Setup of amber:
==> flow/design.v (excerpt) <==
module top(
    input wire clk,
    input wire reset,
    input wire [7:0] next_in,
    output wire [7:0] f
    );
    wire [7:0] r1,r2,r3,r4,r5,r6,r7,r8,r9,r10;  
    wire [9:0] load, mul_en, add1_en, add2_en, mul_read, add1_read, add2_read;
    wire [3:0] state;
    controller C1(
        clk,
        reset,
        state,
        load, mul_en, add1_en, add2_en, mul_read, add1_read, add2_read  
    );
    datapath DP1(
        clk,
        reset,
        state,
        next_in,
        load, mul_en, add1_en, add2_en, mul_read, add1_read, add2_read,  
        r1,r2,r3,r4,r5,r6,r7,r8,r9,r10,  
        f
    );
endmodule
make LEC_CHECK=0 CAP_MARGIN=20 CORE_MARGIN=2 CORE_UTILIZATION=72 SETUP_SLACK_MARGIN=-0.41 SLEW_MARGIN=20 finish   # period 5.33 ns
run.sh (not shown) runs the stock make flow with config.mk's settings and CLKGATE_MAP_FILE=.
Run status, amber: aborted in 5_1_grt, error GRT-0116
### amber -> violet
Settings: CORE_UTILIZATION changed from 72 to 40; SETUP_SLACK_MARGIN removed (was -0.41); the clock period (ns, I/O delays scaled along) changed from 5.33 to 10.7.
### Flow results
- Lower global placer's final weighted congestion was reported by violet, not amber.
- Compared with amber, in violet initial core utilization shrank by 33 points; total setup buffers inserted after CTS decreased by 49 relative to the old numbers; core region area increased by 81% relative to the old numbers.
- Comparing violet and amber, the one run not ending clean was amber.
- What violet reported for detailed placement HPWL has to be multiplied by 1.17 to get the figure for amber.
- In violet, the die area came out about 80% above the value in amber.
### violet -> willow
Settings: CTS_CLUSTER_SIZE newly set to 15; PLACE_DENSITY newly set to 0.84; ABC_AREA newly set to 1; CORE_UTILIZATION changed from 40 to 72; the clock period (ns, I/O delays scaled along) changed from 10.7 to 8.6.
Results
willow: complete, dirty (negative setup slack). The final layout from violet, which completed every stage, passed the timing, DRC and antenna checks at the end of the flow. willow — wire length of the first global-routing pass about 15% higher, violet as reference. After synthesis and placement, the instance count of willow is above that of violet. Relative to violet, the number of inserted filler cells in the final layout measured on willow has decreased by more than half. Re number of sequential storage elements: no difference whatsoever between willow and violet. For violet, the capturing instance or port of the critical path was DP1.reg2.data[7], unlike willow, where it was DP1.reg2.data[6]. Relative to violet, the delay of the slowest critical-path stage of willow is lower by 140 ps. Summary — total power, willow relative to violet: higher, by 0.55 mW. For synthesized cell count, dividing the value from willow by the value from violet gives 1.3. Routed length per placed instance: willow vs violet up 3.9 microns. In terms of cell area after synthesis, willow and violet differ only marginally. violet has a higher number of rows created at floorplan than willow. violet vs willow, critical path launch point: DP1.mul1[2] vs DP1.mul1[0]. Re part of the power in combinational logic: willow is 1.2 points up on violet.
What nickel does differently from willow at the input level:
Settings: clearing PLACE_DENSITY, which used to be 0.84; putting SETUP_SLACK_MARGIN at 0.11 where nothing was set; putting PLACE_DENSITY_LB_ADDON at 0.01 where nothing was set; clearing CTS_CLUSTER_SIZE, which used to be 15; swapping 8.6 for 9.06 in the clock period (ns, I/O delays scaled along).
Findings:
Between nickel and willow, the total half-perimeter wirelength after legalization and detailed placement is lower for nickel.
nickel completed end to end with timing, DRC and antenna clean.
| part of the power in the clock network | nickel vs willow | 0.6 points lower |
nickel ended with less global-route track usage on met3 than willow.
Clock power shrinks by more than 10% when moving from willow to nickel.
Per the comparison of nickel with willow, final design instance area without fill lost about 6%, post-layout instance count excluding filler cells lost 65, first-pass GRT wire length lost 7.7%.
### nickel -> delta
Settings: removing PLACE_DENSITY_LB_ADDON (formerly 0.01); setting PLACE_DENSITY to 0.66 for the first time; removing SETUP_SLACK_MARGIN (formerly 0.11); removing ABC_AREA (formerly 1); changing the clock period (ns, I/O delays scaled along) from 9.06 to 10.4.
--- outcome ---
delta: all stages done; final checks FAILED (negative setup slack). nickel → delta: post-synthesis instance area closely matched the old numbers; via count now smaller. There was hardly any difference in width of the chip between nickel and delta. Between nickel and delta, the flow reports synthesized cell count decreasing by more than 10%. Via count of the first global-routing pass: delta < nickel.
The following lists how juniper was set up differently from delta:
Settings: changing PLACE_DENSITY from 0.66 to 0.36; changing CORE_UTILIZATION from 72 to 65; changing the clock period (ns, I/O delays scaled along) from 10.4 to 11.3.
## What came out
juniper vs delta — final weighted congestion of routability-driven global placement dropped 4.8%.
[compare] base=delta new=juniper: worst setup slack went up 720 ps, cell count shrank by about 3%, register-to-register slack moved up.
juniper completed; timing, DRC and antenna clean
In juniper, the global-route wire length before repair came out 10% below the value in delta.


Starting RTL as in the previous note.
clock: 7.7 ns
lec_check: 0
abc_area: 1
cap_margin: 20
cell_pad_in_sites_global_placement: 0
core_aspect_ratio: 0.92
core_margin: 2
core_utilization: 72
cts_cluster_diameter: 133
cts_cluster_size: 20
place_density_lb_addon: 0.29
slew_margin: 20
The baseline failed in clock tree synthesis (4_1_cts).
Next try:
- CORE_ASPECT_RATIO: 0.92 -> not set
- PLACE_DENSITY_LB_ADDON: 0.29 -> 0.2
- clock period: 7.7 -> 10.0 ns (I/O delays scaled with it)
With this change the flow went through all stages and came out clean.
Synthesized cell count stays the same.
Synthesized area is unchanged.
Die area barely changes.
Next try:
- MAX_ROUTING_LAYER: not set -> met4
- PLACE_DENSITY_LB_ADDON: 0.2 -> 0.01
- SETUP_SLACK_MARGIN: not set -> 2.89
Now the flow never finished: it broke off in global routing (5_1_grt), error GRT-0232.
Die area stays the same.
Area after synthesis is unchanged.
Synthesized cell count does not change.
Next try:
- CELL_PAD_IN_SITES_GLOBAL_PLACEMENT: 0 -> 1
- CORE_UTILIZATION: 72 -> 59
- CTS_CLUSTER_DIAMETER: 133 -> 351
- CTS_CLUSTER_SIZE: 20 -> 98
- MAX_ROUTING_LAYER: met4 -> not set
- PLACE_DENSITY: not set -> 0.85
- PLACE_DENSITY_LB_ADDON: 0.01 -> not set
- SETUP_SLACK_MARGIN: 2.89 -> 0.85
- SLEW_MARGIN: 20 -> 35
- TNS_END_PERCENT: not set -> 30
Now the flow passed the timing, DRC and antenna checks.
Area after synthesis stays the same.
Die area goes up by about a fifth.
Synthesized cell count stays the same.
Next try:
- CELL_PAD_IN_SITES_GLOBAL_PLACEMENT: 1 -> 2
- CORE_UTILIZATION: 59 -> 36
- PLACE_DENSITY: 0.85 -> 0.8
- SETUP_SLACK_MARGIN: 0.85 -> not set
Outcome:
- die size goes up by 62%
- clock power goes up by 7.0%
- area after synthesis is unchanged
- worst setup slack gets worse by 0.51 ns
- design area goes down by about 3%
- final cell count goes up by 7.6%
Next try:
- ABC_AREA: 1 -> not set
- CELL_PAD_IN_SITES_GLOBAL_PLACEMENT: 2 -> 0
- CORE_UTILIZATION: 36 -> 67
- CTS_CLUSTER_DIAMETER: 351 -> 133
- CTS_CLUSTER_SIZE: 98 -> 20
- PLACE_DENSITY: 0.8 -> not set
- SLEW_MARGIN: 35 -> 20
- TNS_END_PERCENT: 30 -> not set
What happened:
- The new run reached the layout checks and failed them: negative setup slack
- clock power stays flat
- synthesized area is about the same
- die area fell by 45%
- register-to-register slack is worse by 1.5 ns
- routed wire length fell by about 4.3%
- setup slack is worse by 1.5 ns
No activity file was given, so power comes from the tool's default toggle rates.
